==> flow/design.v <==
module counter_1000(clk,rst,clkout,statechange);
input clk,rst;
output clkout;
output [1:0] statechange;
reg clkout;
reg [9:0] flag1;
reg [1:0] statechange;
always @(posedge clk) 
begin   
    if(rst)
        begin
            flag1<=0;
            clkout<=1'b1;
        end
	else if(flag1<500) 
		begin
			flag1<=flag1+1;
			clkout<=1'b1;
		end 
	else if(flag1<1000)
		begin
			flag1<=flag1+1;
			clkout<=1'b0;
        end
    else if(flag1==1000)
        begin
            flag1<=0;
            clkout<=1'b1;
		end
end
always @(posedge clk)
begin 
    if(rst)
        statechange <= 0;
    else if(flag1==1000)
    begin
        if(statechange<3)
            statechange <= statechange + 1;
        else
            statechange <= 0;
    end
end
endmodule
module TrigSignal(clk_1m,rst,trig);
input clk_1m,rst;
output trig;
reg trig;
reg [16:0]flag1;
always @(posedge clk_1m) 
begin   
    if(rst)
        begin
            flag1<=0;
            trig<=1'b0;
        end
	else if(flag1<15) 
		begin
			flag1<=flag1+1;
			trig<=1'b1;
		end 
	else if(flag1<100000)
		begin
			flag1<=flag1+1;
			trig<=1'b0;
        end
    else if(flag1==100000)
        begin
            flag1<=0;
            trig<=1'b0;
		end
end
endmodule 
module PosCounter(clk_1m,rst,echo,dis_count);
input clk_1m,rst,echo;
output [19:0] dis_count;
reg [19:0] dis_count;
reg [19:0] count;
reg [19:0] countfinal;
always@(posedge clk_1m)
begin 
    if(rst)
    begin
        dis_count <= 0;
        count <= 0;
        countfinal <= 0;
    end
    else if(echo == 1'b1)
    begin
        count <= count+1;
        countfinal <= count;
    end
    else 
    begin
        dis_count <= countfinal *120 >> 6;
        count <= 0;
    end
end 
endmodule  
module Showdigit(in,LED_activating_counter,out1,out2);
input [19:0] in;
input [1:0] LED_activating_counter;
output reg [6:0] out1;
output reg [3:0] out2;
reg [3:0] outnumber;
always @(*)
begin
    case(LED_activating_counter)
    2'b00: 
    begin
        out2 = 4'b0111; 
        outnumber = (in / 10000)%10; 
    end
    2'b01: 
    begin
        out2 = 4'b1011; 
        outnumber = (in / 1000)%10; 
    end
    2'b10: 
    begin
        out2 = 4'b1101; 
        outnumber = ((in / 100)%10); 
    end
    2'b11: 
    begin
        out2 = 4'b1110; 
        outnumber = ((in / 10)%10); 
    end
    default: begin out2 = 4'b1111; outnumber = 4'b0000; end
    endcase
end
always@(*)
begin
    case(outnumber)
    4'b0000: out1 = 7'b0000001;  
    4'b0001: out1 = 7'b1001111;  
    4'b0010: out1 = 7'b0010010;  
    4'b0011: out1 = 7'b0000110;  
    4'b0100: out1 = 7'b1001100;  
    4'b0101: out1 = 7'b0100100;  
    4'b0110: out1 = 7'b0100000;  
    4'b0111: out1 = 7'b0001111;  
    4'b1000: out1 = 7'b0000000;  
    4'b1001: out1 = 7'b0000100;  
    default: out1 = 7'b0000001;  
    endcase
end
endmodule  
module Top(clk, rst, Trig, Echo, distance, sel);
input clk, rst, Echo;
output Trig;
output [6:0] distance;
output [3:0] sel;
wire [19:0] dis;
wire [1:0] state;
wire clk_1k;
counter_1000 u3(.clk(clk), .rst(rst), .clkout(clk_1k), .statechange(state));
TrigSignal u1(.clk_1m(clk), .rst(rst), .trig(Trig));
PosCounter u2(.clk_1m(clk), .rst(rst), .echo(Echo), .dis_count(dis));
Showdigit u4(.in(dis),.LED_activating_counter(state),.out1(distance[6:0]),.out2(sel[3:0]));
endmodule  
clock: 903.0 ns
lec_check: 0
cap_margin: 20
core_margin: 2
core_utilization: 65
cts_cluster_diameter: 374
place_density: 0.6
slew_margin: 20
run.sh (not shown) runs the stock make flow with config.mk's settings and CLKGATE_MAP_FILE=.
Edit:
Settings changed: CORE_UTILIZATION 65 to 72, CTS_CLUSTER_DIAMETER 374 to 41, HOLD_SLACK_MARGIN set to -0.1, PLACE_DENSITY 0.6 to unset, TNS_END_PERCENT set to 40.
Clock period 903.0 ns to 756.0 ns, I/O delays scaled along.
After rerunning:
- cell count went down by 0.56%
- register-to-register slack loses 150000 ps
- non-clock buffer count went down by 4
- critical path depth went up by 2
- routed wire length went up by 1.5%
- first-iteration DRC count went up by 14%
- worst setup slack loses 120000 ps
- via count went up by 1.6%
- die size went down by 9.5%
Edit:
Settings changed: CORE_UTILIZATION 72 to 40, CTS_CLUSTER_DIAMETER 41 to unset, HOLD_SLACK_MARGIN -0.1 to unset, PLACE_DENSITY set to 0.6, TNS_END_PERCENT 40 to unset.
Clock period 756.0 ns to 1000.0 ns, I/O delays scaled along.
The changed run finished with timing, DRC and antenna clean. Area after synthesis stays the same. Global-route usage fell by 17 points. Worst hold slack got worse by 13 ps. Worst setup slack gets better by 200000 ps. Sequential cell count does not change.
Edit:
Settings changed: CORE_ASPECT_RATIO set to 1.74, CORE_MARGIN 2 to 9, CORE_UTILIZATION 40 to 72, CTS_CLUSTER_DIAMETER set to 382, CTS_CLUSTER_SIZE set to 98, PLACE_DENSITY 0.6 to 0.36, SLEW_MARGIN 20 to 5, TNS_END_PERCENT set to 15.
Effect: The new run passed the timing, design-rule and antenna checks. Sequential share of layout area goes up by 0.12 points. Die size goes down by a quarter to a third. Via count goes up by roughly a tenth. Worst hold slack hardly moves. Global-route usage goes up by 17 points. Synthesized area does not change. Non-clock buffer count goes up by 1. Maximum frequency goes down slightly.

========
## job 7503
// Top: RTL as listed in full above, without the edits since
export LEC_CHECK = 0
export CAP_MARGIN = 20
export CORE_ASPECT_RATIO = 1.74
export CORE_MARGIN = 9
export CORE_UTILIZATION = 72
export CTS_CLUSTER_DIAMETER = 382
export CTS_CLUSTER_SIZE = 95
export PLACE_DENSITY = 0.36
export SLEW_MARGIN = 20
export TNS_END_PERCENT = 15
create_clock -name core_clock -period 1000.0 [get_ports {clk}]
Changes in job 703 relative to job 7503:
- a change of PLACE_DENSITY from 0.36 to 0.6
- a change of CORE_UTILIZATION from 72 to 40
- a change of CORE_ASPECT_RATIO from 1.74 to 0.9
- a change of CORE_MARGIN from 9 to 2
- a change of CTS_CLUSTER_DIAMETER from 382 to 170
- a deleted TNS_END_PERCENT that had been 15
- a change of CTS_CLUSTER_SIZE from 95 to 43
## What came out
Largest stage delay on the critical path ends up higher on job 703.
Taking job 7503 as the reference, in job 703 total non-filler cell area in the finished layout went up by 2.2%, minimum hold slack went down by 0.0081 ns.
Job 703 improves on job 7503 in via count.
Job 7503 -> job 703: sequential share of layout area flat
The inputs of job 5959 differ from those of job 703 as listed below.
- a change of PLACE_DENSITY from 0.6 to 0.36
- a change of CTS_CLUSTER_SIZE from 43 to 98
- an added TNS_END_PERCENT of 15
- a change of CORE_UTILIZATION from 40 to 72
- a change of CAP_MARGIN from 20 to 0
- a change of CTS_CLUSTER_DIAMETER from 170 to 382
- a change of CORE_MARGIN from 2 to 9
- a change of CORE_ASPECT_RATIO from 0.9 to 1.74
Results
- Global placer's final weighted congestion in job 5959 vs job 703: up about 6%
- Going from job 703 to job 5959, the post-layout period usage of the worst path was found to have gone up by 0.28 points.
- met1 as the busiest layer in global routing was reported by job 703, and met2 by job 5959.
- Delta (job 5959 minus job 703): worst clock skew on the final layout stayed essentially flat.
- From job 703 to job 5959 the numbers moved as follows: global-route wire length before repair higher; flip-flop count roughly the same.
> inputs changed (job 5959 -> job 4246)
- CTS_CLUSTER_SIZE: 98 -> 13
- CTS_CLUSTER_DIAMETER: 382 -> unset
- ABC_AREA: unset -> 1
- TNS_END_PERCENT: 15 -> unset
- PLACE_DENSITY: 0.36 -> unset
- CORE_ASPECT_RATIO: 1.74 -> unset
- CORE_MARGIN: 9 -> 2
- CAP_MARGIN: 0 -> 40
- PLACE_DENSITY_LB_ADDON: unset -> 0.28
- the clock period (ns, I/O delays scaled along): 1000.0 -> 163.0
Findings:
- Delta(met3 track demand over resource, job 4246 - job 5959) < 0
- Delta (job 4246 minus job 5959): global-route usage went down by 5.1 points, worst hold slack dropped 0.024 ns, critical path depth +about 20%.
- Largest family of logic cells by area = simple AND/OR/NAND/NOR gates: job 4246; largest family of logic cells by area = AND-OR/OR-AND gates: job 5959
- Tap cell count on job 4246 is up relative to job 5959.
- Higher count of clock-buffer cells in the layout was reported by job 4246, not job 5959.
- [compare] base=job 5959 new=job 4246: portion of the layout cell area used by clock cells decreased by 0.19 points relative to the old numbers, final tally of max-slew violations ~0 delta.

========
run 1:
// Top: RTL as listed in full above, without the edits since
Settings: LEC_CHECK=0, CAP_MARGIN=20, CORE_MARGIN=2, CORE_UTILIZATION=40, PLACE_DENSITY=0.6, SLEW_MARGIN=20; clock period 293.0 ns.
For run 2, these inputs were changed with respect to run 1:
# run 1
export LEC_CHECK = 0
export CAP_MARGIN = 20
export CORE_MARGIN = 2
export CORE_UTILIZATION = 40
export PLACE_DENSITY = 0.6
export SLEW_MARGIN = 20
create_clock -name core_clock -period 293.0 [get_ports {clk}]
# run 2
export LEC_CHECK = 0
export ABC_AREA = 1
export CAP_MARGIN = 20
export CORE_MARGIN = 2
export CORE_UTILIZATION = 68
export CTS_CLUSTER_DIAMETER = 374
export CTS_CLUSTER_SIZE = 40
export PLACE_DENSITY = 0.6
export SLEW_MARGIN = 20
create_clock -name core_clock -period 903.0 [get_ports {clk}]
--- outcome ---
- The flow did not stop early for run 2: all stages ran, and the layout cleared the timing, design-rule and antenna checks.
- Largest family of logic cells by area: simple AND/OR/NAND/NOR gates -> run 2, AND-OR/OR-AND gates -> run 1
- In run 2, the setup slack came out 510.46 ns above the value in run 1.
- Run 1 → run 2: total number of cells along the worst setup path went up by 72, post-synthesis adder-cell area fraction went down by 2.2 points, design area went up by about 12%, layout inverter count without the clock tree went up by 710.
For run 3, these inputs were changed with respect to run 2:
# run 2
export LEC_CHECK = 0
export ABC_AREA = 1
export CAP_MARGIN = 20
export CORE_MARGIN = 2
export CORE_UTILIZATION = 68
export CTS_CLUSTER_DIAMETER = 374
export CTS_CLUSTER_SIZE = 40
export PLACE_DENSITY = 0.6
export SLEW_MARGIN = 20
create_clock -name core_clock -period 903.0 [get_ports {clk}]
# run 3
export LEC_CHECK = 0
export CAP_MARGIN = 20
export CORE_MARGIN = 2
export CORE_UTILIZATION = 40
export PLACE_DENSITY = 0.6
export SETUP_SLACK_MARGIN = -2.0
export SLEW_MARGIN = 20
create_clock -name core_clock -period 293.0 [get_ports {clk}]
## What came out
[compare] base=run 2 new=run 3: count of non-CTS inverters in the layout lost 710, via count lost 7.7%, complex-gate fraction of the synthesized area picked up an extra 21 points.

========
== build 82 ==
RTL: the design.v shown in full above, as it stands there.
clock: 475.0 ns
lec_check: 0
abc_area: 1
cap_margin: 20
core_margin: 7
core_utilization: 57
cts_cluster_diameter: 221
max_routing_layer: met5
min_routing_layer: met1
place_density_lb_addon: 0.22
slew_margin: 20
tns_end_percent: 35
Setup changes, build 82 to build 66
# build 82
export LEC_CHECK = 0
export ABC_AREA = 1
export CAP_MARGIN = 20
export CORE_MARGIN = 7
export CORE_UTILIZATION = 57
export CTS_CLUSTER_DIAMETER = 221
export MAX_ROUTING_LAYER = met5
export MIN_ROUTING_LAYER = met1
export PLACE_DENSITY_LB_ADDON = 0.22
export SLEW_MARGIN = 20
export TNS_END_PERCENT = 35
create_clock -name core_clock -period 475.0 [get_ports {clk}]
# build 66
export LEC_CHECK = 0
export ABC_AREA = 1
export CAP_MARGIN = 35
export CORE_MARGIN = 2
export CORE_UTILIZATION = 72
export CTS_CLUSTER_SIZE = 13
export PLACE_DENSITY_LB_ADDON = 0.28
export SLEW_MARGIN = 20
create_clock -name core_clock -period 163.0 [get_ports {clk}]
[summary]
Cell depth of the worst setup path came out higher on build 66 than on build 82. Met2 usage in global routing: higher on build 66. Against build 82 as the reference, build 66 delivers a higher via count. On build 66: clock-buffer cell count is 1 lower than what build 82 gave.
What build 49 does differently from build 66 at the input level:
# build 66
export LEC_CHECK = 0
export ABC_AREA = 1
export CAP_MARGIN = 35
export CORE_MARGIN = 2
export CORE_UTILIZATION = 72
export CTS_CLUSTER_SIZE = 13
export PLACE_DENSITY_LB_ADDON = 0.28
export SLEW_MARGIN = 20
create_clock -name core_clock -period 163.0 [get_ports {clk}]
# build 49
export LEC_CHECK = 0
export ABC_AREA = 1
export CAP_MARGIN = 20
export CORE_MARGIN = 2
export CORE_UTILIZATION = 72
export CTS_CLUSTER_SIZE = 13
export PLACE_DENSITY_LB_ADDON = 0.23
export SLEW_MARGIN = 20
create_clock -name core_clock -period 163.0 [get_ports {clk}]
Notes after the runs:
Summary of build 49 over build 66: total vias in the final route now sits lower, clock network area share level. Final area of build 66 is on par with build 49. Routed wire in build 49 totals less than in build 66. | wire length the detailed router placed on met1 | higher: build 66 |. Changes observed in build 49 relative to build 66: post-layout worst setup margin saw a decrease; buffering overhead saw little to no change; routability congestion estimate from global placement saw a decrease.
What build 53 does differently from build 49 at the input level:
# build 49
export LEC_CHECK = 0
export ABC_AREA = 1
export CAP_MARGIN = 20
export CORE_MARGIN = 2
export CORE_UTILIZATION = 72
export CTS_CLUSTER_SIZE = 13
export PLACE_DENSITY_LB_ADDON = 0.23
export SLEW_MARGIN = 20
create_clock -name core_clock -period 163.0 [get_ports {clk}]
# build 53
export LEC_CHECK = 0
export ABC_AREA = 1
export CAP_MARGIN = 10
export CORE_ASPECT_RATIO = 0.85
export CORE_MARGIN = 2
export CORE_UTILIZATION = 72
export CTS_CLUSTER_DIAMETER = 272
export CTS_CLUSTER_SIZE = 15
export GPL_ROUTABILITY_DRIVEN = 0
export GPL_TIMING_DRIVEN = 1
export HOLD_SLACK_MARGIN = 0.3
export MAX_ROUTING_LAYER = met5
export PLACE_DENSITY_LB_ADDON = 0.24
export SLEW_MARGIN = 40
create_clock -name core_clock -period 163.0 [get_ports {clk}]
Notes after the runs:
Build 53 against build 49: number of antenna violations at the first check in global routing picked up an extra 1, wire length now larger.

========
Starts from the design.v that is shown in full above.
clock: 163.0 ns
lec_check: 0
abc_area: 1
cap_margin: 35
core_margin: 2
core_utilization: 72
cts_cluster_diameter: 325
cts_cluster_size: 13
hold_slack_margin: 0.29
place_density_lb_addon: 0.24
slew_margin: 5
Then changed:
Settings changed: CAP_MARGIN 35 to 10, CORE_ASPECT_RATIO set to 1.82, CTS_CLUSTER_DIAMETER 325 to 272, CTS_CLUSTER_SIZE 13 to 15, GPL_ROUTABILITY_DRIVEN set to 0, GPL_TIMING_DRIVEN set to 1, HOLD_SLACK_MARGIN 0.29 to 0.3, MAX_ROUTING_LAYER set to met5, SLEW_MARGIN 5 to 40.
Effect: Wire length rose by 10%. Sequential share of layout area barely changes. Critical path depth rose by 2. Core utilization fell by 0.16 points. Global-route usage rose by 3.3 points. Flip-flop count stays the same. Die size hardly moves. Register-to-register slack degrades by 0.16 ns.
Then changed:
Settings changed: CAP_MARGIN 10 to 40, CORE_ASPECT_RATIO 1.82 to not set, CTS_CLUSTER_DIAMETER 272 to not set, CTS_CLUSTER_SIZE 15 to 13, GPL_ROUTABILITY_DRIVEN 0 to not set, GPL_TIMING_DRIVEN 1 to not set, HOLD_SLACK_MARGIN 0.3 to 0.29, MAX_ROUTING_LAYER met5 to not set, PLACE_DENSITY_LB_ADDON 0.24 to 0.28, SLEW_MARGIN 40 to 20.
- The changed run completed without violations
- first-iteration DRC count climbs by 27%
- sequential share of layout area stays flat
- worst hold slack got worse by 0.0041 ns
